Setup of nickel:
## CONV
module  CONV(
	input				clk,
	input				rst_n,
	input 				mode,
	input       		in_valid,
	output reg			out_valid,
	output 		[13:0] 	AWADDR,
	output		 [7:0] 	AWLEN,
	output 				AWVALID,
	input 				AWREADY,
	output reg  [31:0]	WDATA,
	output 				WVALID,
	input 				WREADY,
	output 		[13:0] 	ARADDR,
	output 		 [7:0] 	ARLEN,
	output 				ARVALID,
	input 				ARREADY,
	input		[31:0] 	RDATA,
	input 				RVALID,
	output reg			RREADY
);
make LEC_CHECK=0 ABC_AREA=0 CAP_MARGIN=20 CELL_PAD_IN_SITES_DETAIL_PLACEMENT=0 CORE_ASPECT_RATIO=0.54 CORE_MARGIN=2 CORE_UTILIZATION=72 CTS_CLUSTER_DIAMETER=88 CTS_CLUSTER_SIZE=49 GPL_ROUTABILITY_DRIVEN=1 PLACE_DENSITY_LB_ADDON=0.27 SETUP_SLACK_MARGIN=3.61 SLEW_MARGIN=10 TNS_END_PERCENT=80 finish   # period 12.4 ns
run.sh (not shown) runs the stock make flow with config.mk's settings and CLKGATE_MAP_FILE=.
nickel: full flow OK, the timing, DRC and antenna checks passed
#### Input delta (fjord over nickel)
# nickel
export LEC_CHECK = 0
export ABC_AREA = 0
export CAP_MARGIN = 20
export CELL_PAD_IN_SITES_DETAIL_PLACEMENT = 0
export CORE_ASPECT_RATIO = 0.54
export CORE_MARGIN = 2
export CORE_UTILIZATION = 72
export CTS_CLUSTER_DIAMETER = 88
export CTS_CLUSTER_SIZE = 49
export GPL_ROUTABILITY_DRIVEN = 1
export PLACE_DENSITY_LB_ADDON = 0.27
export SETUP_SLACK_MARGIN = 3.61
export SLEW_MARGIN = 10
export TNS_END_PERCENT = 80
create_clock -name core_clock -period 12.4 [get_ports {clk}]
# fjord
export LEC_CHECK = 0
export ABC_AREA = 1
export CAP_MARGIN = 20
export CELL_PAD_IN_SITES_DETAIL_PLACEMENT = 0
export CORE_MARGIN = 2
export CORE_UTILIZATION = 28
export CTS_CLUSTER_DIAMETER = 355
export CTS_CLUSTER_SIZE = 99
export GPL_ROUTABILITY_DRIVEN = 1
export PLACE_DENSITY = 0.87
export SLEW_MARGIN = 20
export TNS_END_PERCENT = 15
create_clock -name core_clock -period 12.4 [get_ports {clk}]
## What came out
fjord vs. nickel: register-to-register slack decreased by 1190 ps relative to the old numbers; portion of the clock cycle consumed by the worst path in the final layout increased by 8.1 points relative to the old numbers.
Relative to nickel, the mean area per synthesized cell measured on fjord has decreased by more than 10%.
Compared fjord vs nickel, and share of synthesized cell area in full adder, half adder and majority cells is down in fjord.
In the tables for nickel and fjord, fraction of met1 tracks used by global routing reads higher with nickel.
Compared with nickel, fjord shows post-synthesis mux area share lower by 1.4 points.
In the metrics for nickel and fjord, the one carrying the higher via count is fjord.
## Diff of input files: quartz against fjord
# fjord
export LEC_CHECK = 0
export ABC_AREA = 1
export CAP_MARGIN = 20
export CELL_PAD_IN_SITES_DETAIL_PLACEMENT = 0
export CORE_MARGIN = 2
export CORE_UTILIZATION = 28
export CTS_CLUSTER_DIAMETER = 355
export CTS_CLUSTER_SIZE = 99
export GPL_ROUTABILITY_DRIVEN = 1
export PLACE_DENSITY = 0.87
export SLEW_MARGIN = 20
export TNS_END_PERCENT = 15
create_clock -name core_clock -period 12.4 [get_ports {clk}]
# quartz
export LEC_CHECK = 0
export ABC_AREA = 0
export CAP_MARGIN = 20
export CELL_PAD_IN_SITES_DETAIL_PLACEMENT = 0
export CORE_MARGIN = 2
export CORE_UTILIZATION = 72
export CTS_CLUSTER_DIAMETER = 88
export CTS_CLUSTER_SIZE = 49
export GPL_ROUTABILITY_DRIVEN = 1
export HOLD_SLACK_MARGIN = -0.08
export PLACE_DENSITY_LB_ADDON = 0.27
export SETUP_SLACK_MARGIN = -0.86
export SLEW_MARGIN = 20
export TNS_END_PERCENT = 80
create_clock -name core_clock -period 12.4 [get_ports {clk}]
[summary]
Worst setup slack: higher on quartz. Taking fjord as the reference, in quartz routed via count lost 1,725; clock tree skew after final layout has decreased; number of buffers other than clock buffers in the final layout increased by 22 relative to the old numbers; final RePlAce weighted congestion higher. quartz finished every step from synthesis to the final layout, and the layout passed the timing, DRC and antenna checks.
> inputs changed (quartz -> indigo)
# quartz
export LEC_CHECK = 0
export ABC_AREA = 0
export CAP_MARGIN = 20
export CELL_PAD_IN_SITES_DETAIL_PLACEMENT = 0
export CORE_MARGIN = 2
export CORE_UTILIZATION = 72
export CTS_CLUSTER_DIAMETER = 88
export CTS_CLUSTER_SIZE = 49
export GPL_ROUTABILITY_DRIVEN = 1
export HOLD_SLACK_MARGIN = -0.08
export PLACE_DENSITY_LB_ADDON = 0.27
export SETUP_SLACK_MARGIN = -0.86
export SLEW_MARGIN = 20
export TNS_END_PERCENT = 80
create_clock -name core_clock -period 12.4 [get_ports {clk}]
# indigo
export LEC_CHECK = 0
export ABC_AREA = 0
export CAP_MARGIN = 20
export CELL_PAD_IN_SITES_DETAIL_PLACEMENT = 0
export CORE_MARGIN = 2
export CORE_UTILIZATION = 40
export CTS_CLUSTER_DIAMETER = 355
export CTS_CLUSTER_SIZE = 99
export GPL_ROUTABILITY_DRIVEN = 1
export PLACE_DENSITY_LB_ADDON = 0.3
export SLEW_MARGIN = 20
export TNS_END_PERCENT = 15
create_clock -name core_clock -period 12.4 [get_ports {clk}]
Findings:
- Flip-flop and latch area came out exactly the same in quartz and indigo.
- [compare] base=quartz new=indigo: last weighted congestion value of the routability-driven placer moved down, critical path depth now larger, clock-cell share of area did not really move.
- Taking quartz as the reference point, the final cell count of indigo rises by 9.8%.
- Reported for quartz and indigo, synthesized area turned out identical to the last digit.
- In the tables for quartz and indigo, first-iteration DRC count reads lower with indigo.
- End-of-flow core utilization: indigo vs quartz down 34 points


The RTL this note starts from:
==> flow/design.v <==
module  CONV(
	input				clk,
	input				rst_n,
	input 				mode,
	input       		in_valid,
	output reg			out_valid,
	output 		[13:0] 	AWADDR,
	output		 [7:0] 	AWLEN,
	output 				AWVALID,
	input 				AWREADY,
	output reg  [31:0]	WDATA,
	output 				WVALID,
	input 				WREADY,
	output 		[13:0] 	ARADDR,
	output 		 [7:0] 	ARLEN,
	output 				ARVALID,
	input 				ARREADY,
	input		[31:0] 	RDATA,
	input 				RVALID,
	output reg			RREADY
);
localparam WEIGHT1 	= 20'hABC2E;
localparam WEIGHT2 	= 20'hB52E2;
localparam WEIGHT3 	= 20'hAF5C4;
localparam WEIGHT4 	= 20'hE5518;
localparam WEIGHT5 	= 20'h71650;
localparam WEIGHT6 	= 20'hA938B;
localparam WEIGHT7 	= 20'h5251F;
localparam WEIGHT8 	= 20'h7DFC0;
localparam WEIGHT9 	= 20'hEB885;
localparam BIAS 	= 16'h1310;
localparam IDLE 	= 4'd0;
localparam CONV_K1 	= 4'd1;
localparam CONV_K2 	= 4'd2;
localparam CONV_K3 	= 4'd3;
localparam CONV_K4 	= 4'd4;
localparam CONV_K5 	= 4'd5;
localparam CONV_K6 	= 4'd6;
localparam CONV_K7 	= 4'd7;
localparam CONV_K8 	= 4'd8;
localparam CONV_K9 	= 4'd9;
localparam RELU 	= 4'd10;
localparam MUL 		= 4'd11;
localparam READ 	= 4'd12;
localparam WRITE_L0 = 4'd13;
localparam POOL 	= 4'd14;
localparam WRITE_L1 = 4'd15;
reg  		 [3:0] 	state_r, state_w, state_tmp;
reg  		 [5:0]	cnt_x, cnt_y;
reg					mode_;
wire 			 	is_up, is_down, is_left, is_right;
wire 				skip_mul;
wire 		[11:0] 	P1, P2, P3, P4, P5, P6, P7, P8, P9;
wire 		[15:0]  data_in;
wire 		[19:0] 	weight;
reg  signed	[35:0] 	product;
reg 				mul_fin;
reg  signed [36:0]	conv_result;
wire 		[31:0]	relu_result;
reg 		[31:0] 	max_pool_result;
wire 				update_mp_result;
assign is_up 	= (cnt_y == 6'd0  || (cnt_y == 6'd1  && mode_));
assign is_down 	= (cnt_y == 6'd63 || (cnt_y == 6'd62 && mode_));
assign is_left 	= (cnt_x == 6'd0  || (cnt_x == 6'd1  && mode_));
assign is_right = (cnt_x == 6'd63 || (cnt_x == 6'd62 && mode_));
assign skip_mul   = (state_tmp == CONV_K1 && (is_up || is_left)) 	||
					(state_tmp == CONV_K2 && (is_up))				||
					(state_tmp == CONV_K3 && (is_up || is_right)) 	||
					(state_tmp == CONV_K4 && (is_left))				||
					(state_tmp == CONV_K6 && (is_right)) 			||
					(state_tmp == CONV_K7 && (is_down || is_left)) 	||
					(state_tmp == CONV_K8 && (is_down)) 			||
					(state_tmp == CONV_K9 && (is_down || is_right));
assign P1 = (mode_ == 1'b0) ? {cnt_y, cnt_x} - 7'd65 : {cnt_y, cnt_x} - 8'd130;
assign P2 = (mode_ == 1'b0) ? {cnt_y, cnt_x} - 7'd64 : {cnt_y, cnt_x} - 8'd128;
assign P3 = (mode_ == 1'b0) ? {cnt_y, cnt_x} - 6'd63 : {cnt_y, cnt_x} - 7'd126;
assign P4 = (mode_ == 1'b0) ? {cnt_y, cnt_x} - 1'd1  : {cnt_y, cnt_x} - 2'd2  ;
assign P5 = (mode_ == 1'b0) ? {cnt_y, cnt_x}		 : {cnt_y, cnt_x}         ;
assign P6 = (mode_ == 1'b0) ? {cnt_y, cnt_x} + 1'd1	 : {cnt_y, cnt_x} + 2'd2  ;
assign P7 = (mode_ == 1'b0) ? {cnt_y, cnt_x} + 6'd63 : {cnt_y, cnt_x} + 7'd126;
assign P8 = (mode_ == 1'b0) ? {cnt_y, cnt_x} + 7'd64 : {cnt_y, cnt_x} + 8'd128;
assign P9 = (mode_ == 1'b0) ? {cnt_y, cnt_x} + 7'd65 : {cnt_y, cnt_x} + 8'd130;
assign data_in = RDATA[31:16];
assign weight = (state_tmp == CONV_K1) ? WEIGHT1 :
				(state_tmp == CONV_K2) ? WEIGHT2 :
				(state_tmp == CONV_K3) ? WEIGHT3 :
				(state_tmp == CONV_K4) ? WEIGHT4 :
				(state_tmp == CONV_K5) ? WEIGHT5 :
				(state_tmp == CONV_K6) ? WEIGHT6 :
				(state_tmp == CONV_K7) ? WEIGHT7 :
				(state_tmp == CONV_K8) ? WEIGHT8 :
				(state_tmp == CONV_K9) ? WEIGHT9 : 20'd0;
assign ARADDR = (state_tmp == CONV_K1) ? P1 :
				(state_tmp == CONV_K2) ? P2 :
				(state_tmp == CONV_K3) ? P3 :
				(state_tmp == CONV_K4) ? P4 :
				(state_tmp == CONV_K5) ? P5 :
				(state_tmp == CONV_K6) ? P6 :
				(state_tmp == CONV_K7) ? P7 :
				(state_tmp == CONV_K8) ? P8 :
				(state_tmp == CONV_K9) ? P9 : 14'd0;
assign ARLEN = 8'd0;
assign ARVALID = (state_r == READ) && (~skip_mul) && (state_tmp != RELU);
assign AWADDR = (state_r == POOL) ? {4'b1000, cnt_y[5:1], cnt_x[5:1]} : {1'b1, cnt_y, cnt_x};
assign AWLEN = 8'd0;
assign AWVALID = (state_r == RELU || state_r == POOL);
assign WVALID = (state_r == WRITE_L0 || state_r == WRITE_L1);
assign relu_result = (conv_result[36]) ? 32'd0 : conv_result[31:0];
assign update_mp_result = ((WDATA > max_pool_result) && WVALID);
always @(*) begin
	case(state_r)
		IDLE: 		state_w = (in_valid) ? READ : IDLE;
		READ: 		state_w = (ARREADY && ~skip_mul) ? state_tmp : READ;
		CONV_K1: 	state_w = (skip_mul) ? READ : ((RVALID) ? MUL : CONV_K1); 
		CONV_K2: 	state_w = (skip_mul) ? READ : ((RVALID) ? MUL : CONV_K2);
		CONV_K3: 	state_w = (skip_mul) ? READ : ((RVALID) ? MUL : CONV_K3);
		CONV_K4: 	state_w = (skip_mul) ? READ : ((RVALID) ? MUL : CONV_K4);
		CONV_K5: 	state_w = (skip_mul) ? READ : ((RVALID) ? MUL : CONV_K5);
		CONV_K6: 	state_w = (skip_mul) ? READ : ((RVALID) ? MUL : CONV_K6);
		CONV_K7: 	state_w = (skip_mul) ? READ : ((RVALID) ? MUL : CONV_K7);
		CONV_K8: 	state_w = (skip_mul) ? READ : ((RVALID) ? MUL : CONV_K8);
		CONV_K9: 	state_w = (skip_mul) ? RELU : ((RVALID) ? MUL : CONV_K9);
		MUL: 		state_w = (state_tmp == CONV_K9) ? RELU : READ;
		RELU: 		state_w = (AWREADY) ? WRITE_L0 : RELU;
		WRITE_L0: 	state_w = (WREADY) ? ((cnt_x[0] && cnt_y[0]) ? POOL : READ) : WRITE_L0;
		POOL: 		state_w = (AWREADY) ? WRITE_L1 : POOL;
		WRITE_L1: 	state_w = (WREADY) ? ((cnt_x[5:1] == 5'd31 && cnt_y[5:1] == 5'd31) ? IDLE : READ) : WRITE_L1;
	endcase
end
always @(posedge clk or negedge rst_n) begin
	if (!rst_n)	state_r <= IDLE;
	else 		state_r <= state_w;
end
always @(posedge clk or negedge rst_n) begin
	if (!rst_n)								state_tmp <= CONV_K1;
	else if (state_r == RELU)				state_tmp <= CONV_K1;
	else if (state_r == MUL) 				state_tmp <= state_tmp + 4'd1;
	else if (state_r == READ && skip_mul) 	state_tmp <= state_tmp + 4'd1;
end
always @(posedge clk or negedge rst_n) begin
	if (!rst_n)	begin
		cnt_x <= 6'd0;
		cnt_y <= 6'd0;
	end
	else if (state_r == WRITE_L0 && WREADY) begin
		cnt_x <= {cnt_x[5:1], cnt_x[0] + 1'd1};
		cnt_y <= (cnt_x[0]) ? {cnt_y[5:1], cnt_y[0] + 1'd1} : cnt_y;
	end
	else if (state_r == WRITE_L1 && WREADY) begin
		cnt_x <= {cnt_x[5:1] + 5'd1, cnt_x[0]};
		cnt_y <= (cnt_x[5:1] == 5'd31) ? {cnt_y[5:1] + 1'd1, cnt_y[0]} : cnt_y;
	end
end
always @(posedge clk or negedge rst_n) begin
	if (!rst_n)			RREADY <= 1'b0;
	else if (ARVALID)	RREADY <= 1'b1;
	else if (RVALID) 	RREADY <= 1'b0;
end
always @(posedge clk or negedge rst_n) begin
	if (!rst_n)					product <= 36'd0;
	else if (state_w == MUL)	product <= $signed(data_in) * $signed(weight);
end
always @(posedge clk or negedge rst_n) begin
	if (!rst_n)					mul_fin <= 1'b0;
	else if (state_w == MUL) 	mul_fin <= 1'b1;
	else 						mul_fin <= 1'b0;
end
always @(posedge clk or negedge rst_n) begin
	if (!rst_n)					conv_result <= BIAS;
	else if (WVALID && WREADY) 	conv_result <= BIAS;
	else if (mul_fin) 			conv_result <= conv_result + product;
end
always @(posedge clk or negedge rst_n) begin
	if (!rst_n)								max_pool_result <= 32'd0;
	else if (state_r == WRITE_L1 && WREADY) max_pool_result <= 32'd0;
	else if (update_mp_result) 				max_pool_result <= WDATA;
end
always @(posedge clk or negedge rst_n) begin
	if (!rst_n)						WDATA <= 32'd0;
	else if (state_w == WRITE_L0)	WDATA <= relu_result;
	else if (state_w == WRITE_L1)	WDATA <= max_pool_result;
	else 							WDATA <= WDATA;
end
always @(posedge clk or negedge rst_n) begin
	if (!rst_n)							out_valid <= 1'b0;
	else if (WREADY && state_w == IDLE) out_valid <= 1'b1;
	else 								out_valid <= 1'b0;
end
always @(posedge clk or negedge rst_n) begin
	if (!rst_n)			mode_ <= 1'b0;
	else if (in_valid) 	mode_ <= mode;
	else 				mode_ <= mode_;
end
endmodule
clock: 7.93 ns
lec_check: 0
cap_margin: 20
cell_pad_in_sites_detail_placement: 1
cell_pad_in_sites_global_placement: 2
core_margin: 6
core_utilization: 65
cts_cluster_size: 30
gpl_routability_driven: 0
gpl_timing_driven: 0
hold_slack_margin: 0.24
min_routing_layer: met2
place_density: 0.78
setup_slack_margin: 2.06
slew_margin: 20
tns_end_percent: 10
The baseline did not get past 3_1_place_gp_skip_io on GPL-0301.
==> next run, changes <==
==> flow/config.mk (replaced) <==
export PLATFORM = sky130hd
export DESIGN_NAME = CONV
export DESIGN_NICKNAME = CONV
export VERILOG_FILES = /design/flow/design.v
export SDC_FILE = /design/flow/constraint.sdc
export NUM_CORES = 4
export LEC_CHECK = 0
export CAP_MARGIN = 20
export CORE_MARGIN = 2
export CORE_UTILIZATION = 57
export SLEW_MARGIN = 20
==> flow/constraint.sdc (replaced) <==
create_clock -name core_clock -period 7.02 [get_ports {clk}]
set_input_delay 1.4040 -clock core_clock [delete_from_list [all_inputs] [get_ports {clk}]]
set_output_delay 1.4040 -clock core_clock [all_outputs]
set_load 0.01 [all_outputs]
Outcome: This time the run finished with setup timing left. Die size is higher by 5.0%. Area after synthesis does not change. Synthesized cell count is unchanged.
